lane 1:
// mult_unsigned
module mult_unsigned #(
		parameter WIDTHA = 16,
		parameter WIDTHB = 24,
		parameter PIPELINE_DEPTH = 4
)
(
	input clk,rst,
	input [WIDTHA -1 :0] A,
	input [WIDTHB -1 :0] B,
	output [WIDTHA + WIDTHB - 1:0] result
);
reg [WIDTHA -1 :0] rA;
reg [WIDTHB -1 :0] rB;
reg [WIDTHA + WIDTHB - 1:0] M [PIPELINE_DEPTH-1:0];
integer i;
always @(posedge clk or posedge rst)
begin
	if (rst) begin
		rA <= 0;
		rB <= 0;
		for (i=0; i<PIPELINE_DEPTH; i=i+1)
		  M[i] <=0;
		end
	else
	begin
		rA <= A;
		rB <= B;
		M[0] <= rA * rB;
		for (i=0; i<PIPELINE_DEPTH-1; i=i+1)
			M[i+1] <= M[i];
	end
end
assign result = M[PIPELINE_DEPTH-1];
endmodule
clock: 4.33 ns
lec_check: 0
abc_area: 1
cap_margin: 20
core_margin: 2
core_utilization: 72
max_routing_layer: met4
setup_slack_margin: 1.25
slew_margin: 20
run.sh (not shown) runs the stock make flow with config.mk's settings and CLKGATE_MAP_FILE=.
For lane 1, the flow was terminated by a tool error in global routing and produced no final design.
Setup changes, lane 1 to lane 2
Settings: ABC_AREA no longer set, was 1; CORE_UTILIZATION now 64, was 72; MAX_ROUTING_LAYER no longer set, was met4; SETUP_SLACK_MARGIN no longer set, was 1.25; the clock period (ns, I/O delays scaled along) now 5.33, was 4.33.
==> results <==
The flow completed for lane 2, but it is not clean: the layout still shows negative setup slack.
Diff lane 1 -> lane 2 | average cell area after synthesis | increase of about 20%
Sequential fraction of the synthesis area in lane 2 is 1.4 points above lane 1.
Instance tally after logic synthesis of lane 2 falls short of that of lane 1 by more than 10%.
Compared with lane 1, in lane 2 horizontal die dimension shows an increase of 3.4%; post-synthesis cell count from yosys decreased 432.
--- input diff lane 2..lane 3 ---
Settings: setting ABC_AREA to 1 for the first time; setting MAX_ROUTING_LAYER to met4 for the first time; changing CORE_UTILIZATION from 64 to 72; changing the clock period (ns, I/O delays scaled along) from 5.33 to 4.33.
--- outcome ---
Lane 3 vs. lane 2: adder-cell area share of the yosys netlist went down by 2.1 points. Diff lane 2 and lane 3: die size lower in lane 3. Against lane 2, lane 3 comes in about 26% higher on synthesized cell count. Lane 3 did not finish; a tool error ended it in global routing. In lane 3 relative to lane 2, number of cells in the yosys synthesis report had gone up by more than a quarter. In the tables for lane 2 and lane 3, number of placed instances, taps included reads lower with lane 2. Lower area of the synthesized netlist per yosys stat was reported by lane 2, not lane 3.

The RTL this note starts from:
==> flow/design.v <==
module mult_unsigned #(
		parameter WIDTHA = 16,
		parameter WIDTHB = 24,
		parameter PIPELINE_DEPTH = 4
)
(
	input clk,rst,
	input [WIDTHA -1 :0] A,
	input [WIDTHB -1 :0] B,
	output [WIDTHA + WIDTHB - 1:0] result
);
reg [WIDTHA -1 :0] rA;
reg [WIDTHB -1 :0] rB;
reg [WIDTHA + WIDTHB - 1:0] M [PIPELINE_DEPTH-1:0];
integer i;
always @(posedge clk or posedge rst)
begin
	if (rst) begin
		rA <= 0;
		rB <= 0;
		for (i=0; i<PIPELINE_DEPTH; i=i+1)
		  M[i] <=0;
		end
	else
	begin
		rA <= A;
		rB <= B;
		M[0] <= rA * rB;
		for (i=0; i<PIPELINE_DEPTH-1; i=i+1)
			M[i+1] <= M[i];
	end
end
assign result = M[PIPELINE_DEPTH-1];
endmodule
Settings: LEC_CHECK=0, CAP_MARGIN=35, CORE_MARGIN=2, CORE_UTILIZATION=58, CTS_CLUSTER_SIZE=93, HOLD_SLACK_MARGIN=0.11, SLEW_MARGIN=20, TNS_END_PERCENT=35; clock period 7.07 ns.
The starting point produced a clean layout.
Change:
CAP_MARGIN = 20   (was 35)
CORE_UTILIZATION = 40   (was 58)
CTS_CLUSTER_SIZE = not set   (was 93)
HOLD_SLACK_MARGIN = not set   (was 0.11)
TNS_END_PERCENT = not set   (was 35)
clock period = 8.0 ns   (was 7.07 ns; I/O delays follow)
Global-route usage fell by 8.0 points; worst setup slack improved by 960 ps; register-to-register slack is better by 960 ps; cell area rises by 0.82%; non-clock buffer count falls by 14; via count barely changes; synthesized area does not change; hold slack is worse by 3.4 ps; die area went up by 44%.
Change:
CAP_MARGIN = 35   (was 20)
HOLD_SLACK_MARGIN = 0.11   (was not set)
Outcome:
- non-clock buffer count went up by 3
- global-route usage stays the same
- area after synthesis is unchanged
- setup slack is better by 28 ps
- routed wire length is about the same
- critical path depth does not change
Change:
CAP_MARGIN = 20   (was 35)
CELL_PAD_IN_SITES_GLOBAL_PLACEMENT = 0   (was not set)
CORE_UTILIZATION = 17   (was 40)
CTS_CLUSTER_DIAMETER = 341   (was not set)
CTS_CLUSTER_SIZE = 95   (was not set)
GPL_ROUTABILITY_DRIVEN = 0   (was not set)
HOLD_SLACK_MARGIN = -0.07   (was 0.11)
PLACE_DENSITY = 0.79   (was not set)
SLEW_MARGIN = 15   (was 20)
TNS_END_PERCENT = 20   (was not set)
=>
- The changed run produced a clean layout
- worst hold slack gets worse by 5.7 ps
- final area increases by about 4.4%
- die area increases by about 130%
- register-to-register slack gets worse by 120 ps
- count of clock-buffer cells in the layout decreases by 2
- routed wire length increases by about 4%
- setup slack gets worse by 120 ps
- area after synthesis stays the same
- final cell count increases by about 34%
Change:
CELL_PAD_IN_SITES_GLOBAL_PLACEMENT = 3   (was 0)
CORE_ASPECT_RATIO = 1.05   (was not set)
CORE_UTILIZATION = 40   (was 17)
CTS_CLUSTER_DIAMETER = not set   (was 341)
CTS_CLUSTER_SIZE = not set   (was 95)
GPL_ROUTABILITY_DRIVEN = not set   (was 0)
HOLD_SLACK_MARGIN = not set   (was -0.07)
MAX_ROUTING_LAYER = met4   (was not set)
MIN_ROUTING_LAYER = met2   (was not set)
PLACE_DENSITY = not set   (was 0.79)
PLACE_DENSITY_LB_ADDON = 0.13   (was not set)
SLEW_MARGIN = 20   (was 15)
TNS_END_PERCENT = not set   (was 20)
The changed run finished clean. Clock-buffer cell count is unchanged. Flip-flop count is unchanged. Core utilization rises by 25 points. Synthesized cell count stays the same. Hold slack improves by 14 ps. Final area drops by a few percent. Fmax drops by a few percent. Die size shrinks by well over a third. Global-route usage climbs by 24 points.
